==> flow/design.v (excerpt) <==
module ascon
(
    input  logic         clock,            
    input  logic         reset_n,          
    input  logic         i_sys_enable,     
    input  logic         i_start,          
    input  logic         i_data_valid,     
    input  logic [ 63:0] i_data,           
    input  logic [127:0] i_key,            
    input  logic [127:0] i_nonce,          
    output logic [ 63:0] o_cipher,         
    output logic [127:0] o_tag,            
    output logic         o_valid_cipher,   
    output logic         o_done,           
    output logic         o_ready           
);
Settings: LEC_CHECK=0, CAP_MARGIN=15, CELL_PAD_IN_SITES_DETAIL_PLACEMENT=2, CELL_PAD_IN_SITES_GLOBAL_PLACEMENT=0, CORE_ASPECT_RATIO=1.15, CORE_MARGIN=5, CORE_UTILIZATION=57, CTS_CLUSTER_DIAMETER=42, CTS_CLUSTER_SIZE=75, GPL_ROUTABILITY_DRIVEN=0, GPL_TIMING_DRIVEN=1, MAX_ROUTING_LAYER=met5, PLACE_DENSITY_LB_ADDON=0.14, SETUP_SLACK_MARGIN=0.15, SLEW_MARGIN=40, TNS_END_PERCENT=5; clock period 10.4 ns.
run.sh (not shown) runs the stock make flow with config.mk's settings and CLKGATE_MAP_FILE=.
The starting point died in detailed placement, error DPL-0033.
Next try:
CAP_MARGIN = 20   (was 15)
CELL_PAD_IN_SITES_DETAIL_PLACEMENT = unset   (was 2)
CELL_PAD_IN_SITES_GLOBAL_PLACEMENT = unset   (was 0)
CORE_ASPECT_RATIO = unset   (was 1.15)
CORE_MARGIN = 2   (was 5)
CORE_UTILIZATION = 71   (was 57)
CTS_CLUSTER_DIAMETER = unset   (was 42)
CTS_CLUSTER_SIZE = unset   (was 75)
GPL_ROUTABILITY_DRIVEN = unset   (was 0)
GPL_TIMING_DRIVEN = unset   (was 1)
MAX_ROUTING_LAYER = unset   (was met5)
PLACE_DENSITY = 0.64   (was unset)
PLACE_DENSITY_LB_ADDON = unset   (was 0.14)
SETUP_SLACK_MARGIN = unset   (was 0.15)
SLEW_MARGIN = 20   (was 40)
TNS_END_PERCENT = unset   (was 5)
clock period = 3.97 ns   (was 10.4 ns; I/O delays follow)
This time the run completed and failed the layout checks on setup timing.
Synthesized cell count does not change.
Synthesized area stays the same.
Die size shrinks by 23%.
Next try:
CORE_UTILIZATION = 40   (was 71)
PLACE_DENSITY = unset   (was 0.64)
clock period = 5.85 ns   (was 3.97 ns; I/O delays follow)
The new run ran to the end with no violations.
Cell count rises by 8.5%.
Worst hold slack gets better by 300 ps.
Setup slack improves by 1200 ps.
Global-route usage is lower by 22 points.
Area after synthesis stays the same.
Non-clock buffer count went down by 171.
Next try:
CORE_UTILIZATION = 70   (was 40)
CTS_CLUSTER_DIAMETER = 359   (was unset)
CTS_CLUSTER_SIZE = 13   (was unset)
SETUP_SLACK_MARGIN = 0.4   (was unset)
clock period = 4.2 ns   (was 5.85 ns; I/O delays follow)
- core utilization rises by 36 points
- clock-buffer cell count went down by 52
- wire length falls by a little under a tenth
- area after synthesis does not change
- non-clock buffer count climbs by 174
- first-iteration DRC count grows by well over a third
- global-route usage went up by 22 points

========
Starting RTL as in the previous note.
make LEC_CHECK=0 CAP_MARGIN=15 CELL_PAD_IN_SITES_DETAIL_PLACEMENT=0 CORE_ASPECT_RATIO=1.96 CORE_MARGIN=4 CORE_UTILIZATION=40 GPL_ROUTABILITY_DRIVEN=0 MIN_ROUTING_LAYER=met1 SLEW_MARGIN=15 TNS_END_PERCENT=55 finish   # period 10.4 ns
The baseline finished with timing, DRC and antenna clean.
Then changed:
Settings changed: CAP_MARGIN 15 to 20, CELL_PAD_IN_SITES_DETAIL_PLACEMENT 0 to not set, CORE_ASPECT_RATIO 1.96 to not set, CORE_MARGIN 4 to 2, CORE_UTILIZATION 40 to 23, GPL_ROUTABILITY_DRIVEN 0 to not set, MIN_ROUTING_LAYER met1 to not set, SLEW_MARGIN 15 to 20, TNS_END_PERCENT 55 to not set.
Clock period 10.4 ns to 14.5 ns, I/O delays scaled along.
The changed run passed the timing, DRC and antenna checks.
Final area rises by 3.8%.
Die area rises by 69%.
Hold slack degrades by 15 ps.
Area after synthesis stays the same.
First-iteration DRC count rises by 20%.
Utilization falls by 19 points.
Wire length rises by 13%.
Non-clock buffer count rises by 10.
Setup slack improves by 3000 ps.
Clock skew rises by 13 ps.
Then changed:
Settings changed: CORE_UTILIZATION 23 to 65.
Clock period 14.5 ns to 9.82 ns, I/O delays scaled along.
Outcome:
- sequential cell count stays the same
- sequential share of layout area rises by 1.1 points
- final area falls by 4.8%
- area after synthesis is unchanged
- setup slack gets worse by 3900 ps
- wire length falls by about 23%
Then changed:
Settings changed: CORE_UTILIZATION 65 to 71, HOLD_SLACK_MARGIN set to -0.09, MAX_ROUTING_LAYER set to met4, SETUP_SLACK_MARGIN set to 0.97.
Clock period 9.82 ns to 3.26 ns, I/O delays scaled along.
Result:
- The changed run aborted during 5_1_grt on GRT-0116
- synthesized area is unchanged
- synthesized cell count stays the same
- die area falls by a little under a tenth

========
ascon again, from the RTL that the note above started with.
clock: 4.08 ns
lec_check: 0
cap_margin: 20
core_margin: 2
core_utilization: 72
cts_cluster_diameter: 359
cts_cluster_size: 13
place_density_lb_addon: 0.27
setup_slack_margin: 1.2
slew_margin: 20
tns_end_percent: 5
The starting point ended with an error in global routing (5_1_grt) on GRT-0232.
Edit:
CORE_UTILIZATION = 40   (was 72)
CTS_CLUSTER_DIAMETER = unset   (was 359)
CTS_CLUSTER_SIZE = unset   (was 13)
PLACE_DENSITY_LB_ADDON = unset   (was 0.27)
SETUP_SLACK_MARGIN = unset   (was 1.2)
TNS_END_PERCENT = unset   (was 5)
clock period = 5.45 ns   (was 4.08 ns; I/O delays follow)
After rerunning:
- This time the run completed without violations
- synthesized area is unchanged
- synthesized cell count is unchanged
- die size went up by 79%

========
ascon again, from the RTL that the note above started with.
export LEC_CHECK = 0
export CAP_MARGIN = 25
export CORE_MARGIN = 2
export CORE_UTILIZATION = 72
export CTS_CLUSTER_DIAMETER = 359
export CTS_CLUSTER_SIZE = 13
export PLACE_DENSITY_LB_ADDON = 0.27
export SETUP_SLACK_MARGIN = 0.59
export SLEW_MARGIN = 20
create_clock -name core_clock -period 4.08 [get_ports {clock}]
The baseline produced a clean layout.
Then changed:
==> flow/config.mk (replaced) <==
export PLATFORM = sky130hd
export DESIGN_NAME = ascon
export DESIGN_NICKNAME = ascon
export VERILOG_FILES = /design/flow/design.v
export SDC_FILE = /design/flow/constraint.sdc
export NUM_CORES = 4
export LEC_CHECK = 0
export ABC_AREA = 1
export CAP_MARGIN = 20
export CORE_MARGIN = 2
export CORE_UTILIZATION = 72
export CTS_CLUSTER_DIAMETER = 372
export CTS_CLUSTER_SIZE = 98
export SLEW_MARGIN = 20
==> flow/constraint.sdc (replaced) <==
create_clock -name core_clock -period 7.21 [get_ports {clock}]
set_input_delay 1.4420 -clock core_clock [delete_from_list [all_inputs] [get_ports {clock}]]
set_output_delay 1.4420 -clock core_clock [all_outputs]
set_load 0.01 [all_outputs]
Outcome:
- The changed run ended with an error in global routing (5_1_grt)
- synthesized cell count came out higher by 56%
- die size shrinks by 2.4%
- synthesized area went down by about 2.4%
Then changed:
--- a/flow/config.mk
+++ b/flow/config.mk
@@ -7,8 +7,5 @@
 export LEC_CHECK = 0
-export ABC_AREA = 1
 export CAP_MARGIN = 20
 export CORE_MARGIN = 2
-export CORE_UTILIZATION = 72
-export CTS_CLUSTER_DIAMETER = 372
-export CTS_CLUSTER_SIZE = 98
+export CORE_UTILIZATION = 53
 export SLEW_MARGIN = 20
==> flow/constraint.sdc (replaced) <==
create_clock -name core_clock -period 5.85 [get_ports {clock}]
set_input_delay 1.1700 -clock core_clock [delete_from_list [all_inputs] [get_ports {clock}]]
set_output_delay 1.1700 -clock core_clock [all_outputs]
set_load 0.01 [all_outputs]
Now the flow finished clean.
Synthesized area increases by about 2.5%.
Die area went up by about 40%.
Synthesized cell count decreases by 36%.
Then changed:
--- a/flow/config.mk
+++ b/flow/config.mk
@@ -8,4 +8,14 @@
 export CAP_MARGIN = 20
+export CELL_PAD_IN_SITES_DETAIL_PLACEMENT = 0
+export CELL_PAD_IN_SITES_GLOBAL_PLACEMENT = 0
 export CORE_MARGIN = 2
-export CORE_UTILIZATION = 53
+export CORE_UTILIZATION = 65
+export CTS_CLUSTER_DIAMETER = 344
+export CTS_CLUSTER_SIZE = 11
+export GPL_TIMING_DRIVEN = 1
+export HOLD_SLACK_MARGIN = 0.2
+export MAX_ROUTING_LAYER = met5
+export PLACE_DENSITY_LB_ADDON = 0.01
+export SETUP_SLACK_MARGIN = 1.72
 export SLEW_MARGIN = 20
+export TNS_END_PERCENT = 5
Result: The new run ran to the end with no violations; worst hold slack degrades by 0.020 ns; synthesized area stays the same; cell count falls by 4.1%; design area went down by 2.1%; via count climbs by 2.9%; setup slack is better by 0.26 ns; wire length falls by 3.3%; synthesized cell count does not change.
Then changed:
==> flow/config.mk (replaced) <==
export PLATFORM = sky130hd
export DESIGN_NAME = ascon
export DESIGN_NICKNAME = ascon
export VERILOG_FILES = /design/flow/design.v
export SDC_FILE = /design/flow/constraint.sdc
export NUM_CORES = 4
export LEC_CHECK = 0
export CAP_MARGIN = 20
export CORE_MARGIN = 2
export CORE_UTILIZATION = 71
export MAX_ROUTING_LAYER = met4
export SLEW_MARGIN = 20
==> flow/constraint.sdc (replaced) <==
create_clock -name core_clock -period 3.8 [get_ports {clock}]
set_input_delay 0.7600 -clock core_clock [delete_from_list [all_inputs] [get_ports {clock}]]
set_output_delay 0.7600 -clock core_clock [all_outputs]
set_load 0.01 [all_outputs]
The new run completed and failed the layout checks on negative setup slack.
Sequential cell count stays the same.
Core utilization is higher by 12 points.
Final cell count goes up by 3.7%.

========
ascon again, from the RTL that the note above started with.
export LEC_CHECK = 0
export CAP_MARGIN = 20
export CORE_MARGIN = 2
export CORE_UTILIZATION = 72
export CTS_CLUSTER_DIAMETER = 28
export CTS_CLUSTER_SIZE = 13
export PLACE_DENSITY_LB_ADDON = 0.27
export SETUP_SLACK_MARGIN = 0.49
export SLEW_MARGIN = 20
create_clock -name core_clock -period 4.08 [get_ports {clock}]
The first run never finished: it broke off in 5_1_grt.
Next try:
Settings changed: CTS_CLUSTER_DIAMETER 28 to unset, CTS_CLUSTER_SIZE 13 to 51, MAX_ROUTING_LAYER set to met4, PLACE_DENSITY_LB_ADDON 0.27 to unset, SETUP_SLACK_MARGIN 0.49 to 1.25.
Clock period 4.08 ns to 4.3 ns, I/O delays scaled along.
Result: The new run failed in 4_1_cts, error DPL-0038. Synthesized cell count stays the same. Die area stays the same. Area after synthesis is unchanged.
Next try:
Settings changed: CORE_UTILIZATION 72 to 40, CTS_CLUSTER_SIZE 51 to unset, MAX_ROUTING_LAYER met4 to unset, SETUP_SLACK_MARGIN 1.25 to unset.
Clock period 4.3 ns to 10.0 ns, I/O delays scaled along.
After rerunning: The new run finished with timing, DRC and antenna clean. Area after synthesis stays the same. Die size went up by well over a third. Synthesized cell count stays the same.
Next try:
Settings changed: ABC_AREA set to 1, CORE_MARGIN 2 to 7, CORE_UTILIZATION 40 to 58, SETUP_SLACK_MARGIN set to 0.81.
Outcome: The new run ran to the end with no violations. Routed wire length is higher by 16%. Clock skew is lower by 13 ps. Hold slack hardly moves. Cell area went down by 4.0%. Sequential cell count stays the same. Clock-buffer cell count shrinks by 4.
Next try:
Settings changed: ABC_AREA 1 to 0, CELL_PAD_IN_SITES_GLOBAL_PLACEMENT set to 2, HOLD_SLACK_MARGIN set to 0.18, MIN_ROUTING_LAYER set to met2, PLACE_DENSITY_LB_ADDON set to 0.1, SETUP_SLACK_MARGIN 0.81 to unset.
Result:
- This time the run died in 3_1_place_gp_skip_io
- synthesized cell count came out lower by 36%
- area after synthesis climbs by 2.5%
- die size rises by 2.4%

========
alpha:
Starting RTL as in the previous note.
Settings: LEC_CHECK=0, ABC_AREA=1, CAP_MARGIN=20, CORE_MARGIN=2, CORE_UTILIZATION=72, CTS_CLUSTER_DIAMETER=372, CTS_CLUSTER_SIZE=98, SETUP_SLACK_MARGIN=2.14, SLEW_MARGIN=20, TNS_END_PERCENT=5; clock period 7.21 ns.
alpha: it failed during 5_1_grt, and the tool reported GRT-0116.
Relative to alpha, the following input files were edited for beta:
# alpha
export LEC_CHECK = 0
export ABC_AREA = 1
export CAP_MARGIN = 20
export CORE_MARGIN = 2
export CORE_UTILIZATION = 72
export CTS_CLUSTER_DIAMETER = 372
export CTS_CLUSTER_SIZE = 98
export SETUP_SLACK_MARGIN = 2.14
export SLEW_MARGIN = 20
export TNS_END_PERCENT = 5
create_clock -name core_clock -period 7.21 [get_ports {clock}]
# beta
export LEC_CHECK = 0
export ABC_AREA = 1
export CAP_MARGIN = 20
export CORE_MARGIN = 2
export CORE_UTILIZATION = 72
export CTS_CLUSTER_DIAMETER = 372
export CTS_CLUSTER_SIZE = 98
export SETUP_SLACK_MARGIN = 2.15
export SLEW_MARGIN = 20
export TNS_END_PERCENT = 10
create_clock -name core_clock -period 7.21 [get_ports {clock}]
### Flow results
Diff alpha -> beta: quantity of I/O buffers inserted on ports neither gained nor lost much, number of instances resized during post-cts repair neither gained nor lost much. Number of placement rows: alpha vs beta identical. Between beta and alpha, the instance tally after logic synthesis figures differ only marginally. beta did not finish; the tool stopped in 5_1_grt with error GRT-0116.
Modified inputs, gamma compared to beta
# beta
export LEC_CHECK = 0
export ABC_AREA = 1
export CAP_MARGIN = 20
export CORE_MARGIN = 2
export CORE_UTILIZATION = 72
export CTS_CLUSTER_DIAMETER = 372
export CTS_CLUSTER_SIZE = 98
export SETUP_SLACK_MARGIN = 2.15
export SLEW_MARGIN = 20
export TNS_END_PERCENT = 10
create_clock -name core_clock -period 7.21 [get_ports {clock}]
# gamma
export LEC_CHECK = 0
export CAP_MARGIN = 20
export CORE_MARGIN = 2
export CORE_UTILIZATION = 72
export MAX_ROUTING_LAYER = met4
export SETUP_SLACK_MARGIN = -0.25
export SLEW_MARGIN = 20
create_clock -name core_clock -period 3.25 [get_ports {clock}]
## What came out
Seen in the log of gamma: GRT-0232 during 5_1_grt, after which the run never completed. gamma ends up with lower area fraction in and, or, nand and nor cells after synthesis than beta does. Diff beta -> gamma | total instance count after detailed placement | down by more than 10%. Row number of buffers created by CTS: gamma higher / beta lower.
### gamma -> delta
# gamma
export LEC_CHECK = 0
export CAP_MARGIN = 20
export CORE_MARGIN = 2
export CORE_UTILIZATION = 72
export MAX_ROUTING_LAYER = met4
export SETUP_SLACK_MARGIN = -0.25
export SLEW_MARGIN = 20
create_clock -name core_clock -period 3.25 [get_ports {clock}]
# delta
export LEC_CHECK = 0
export ABC_AREA = 1
export CAP_MARGIN = 20
export CORE_MARGIN = 2
export CORE_UTILIZATION = 72
export CTS_CLUSTER_DIAMETER = 207
export CTS_CLUSTER_SIZE = 100
export SETUP_SLACK_MARGIN = -0.36
export SLEW_MARGIN = 20
create_clock -name core_clock -period 4.31 [get_ports {clock}]
==> results <==
The log for delta ends in 5_1_grt with error GRT-0116, so the run never completed.
Hold buffer count at CTS was lower in delta than in gamma.
Xor-xnor portion of the synthesized cell area was lower in the run labelled delta.
Core footprint: delta lower than gamma
Of delta and gamma, it is delta that has the lower area reported by Yosys stat.
Of gamma and delta, the lower number of H-tree levels belongs to delta.
Going from gamma to delta, fraction of the mapped netlist area in adder cells moved down, number of clock buffers inserted by TritonCTS moved down, pre-placement core utilization moved down.
Delta (delta minus gamma): total die area now sits lower; vertical die dimension now sits lower; overall die width now sits lower.
--- input diff delta..epsilon ---
# delta
export LEC_CHECK = 0
export ABC_AREA = 1
export CAP_MARGIN = 20
export CORE_MARGIN = 2
export CORE_UTILIZATION = 72
export CTS_CLUSTER_DIAMETER = 207
export CTS_CLUSTER_SIZE = 100
export SETUP_SLACK_MARGIN = -0.36
export SLEW_MARGIN = 20
create_clock -name core_clock -period 4.31 [get_ports {clock}]
# epsilon
export LEC_CHECK = 0
export ABC_AREA = 1
export CAP_MARGIN = 20
export CORE_MARGIN = 2
export CORE_UTILIZATION = 72
export CTS_CLUSTER_DIAMETER = 207
export CTS_CLUSTER_SIZE = 100
export SETUP_SLACK_MARGIN = 0.32
export SLEW_MARGIN = 20
export TNS_END_PERCENT = 5
create_clock -name core_clock -period 5.13 [get_ports {clock}]
### Flow results
- Flow for epsilon halted at 5_1_grt, error code GRT-0116.
- From delta to epsilon the numbers moved as follows: synthesized area did not really move, part of the Yosys area used for sequential elements held, detailed placer's ending HPWL now smaller, post-synth tally of flip-flops with integrated enable shows no meaningful change, number of instances resized during post-cts repair roughly the same.
- Taking delta as the reference, in epsilon number of rows created at floorplan shows no meaningful change; post-placement cell count shows a reduction of 56; area after detailed placement shows a reduction of 0.81%.
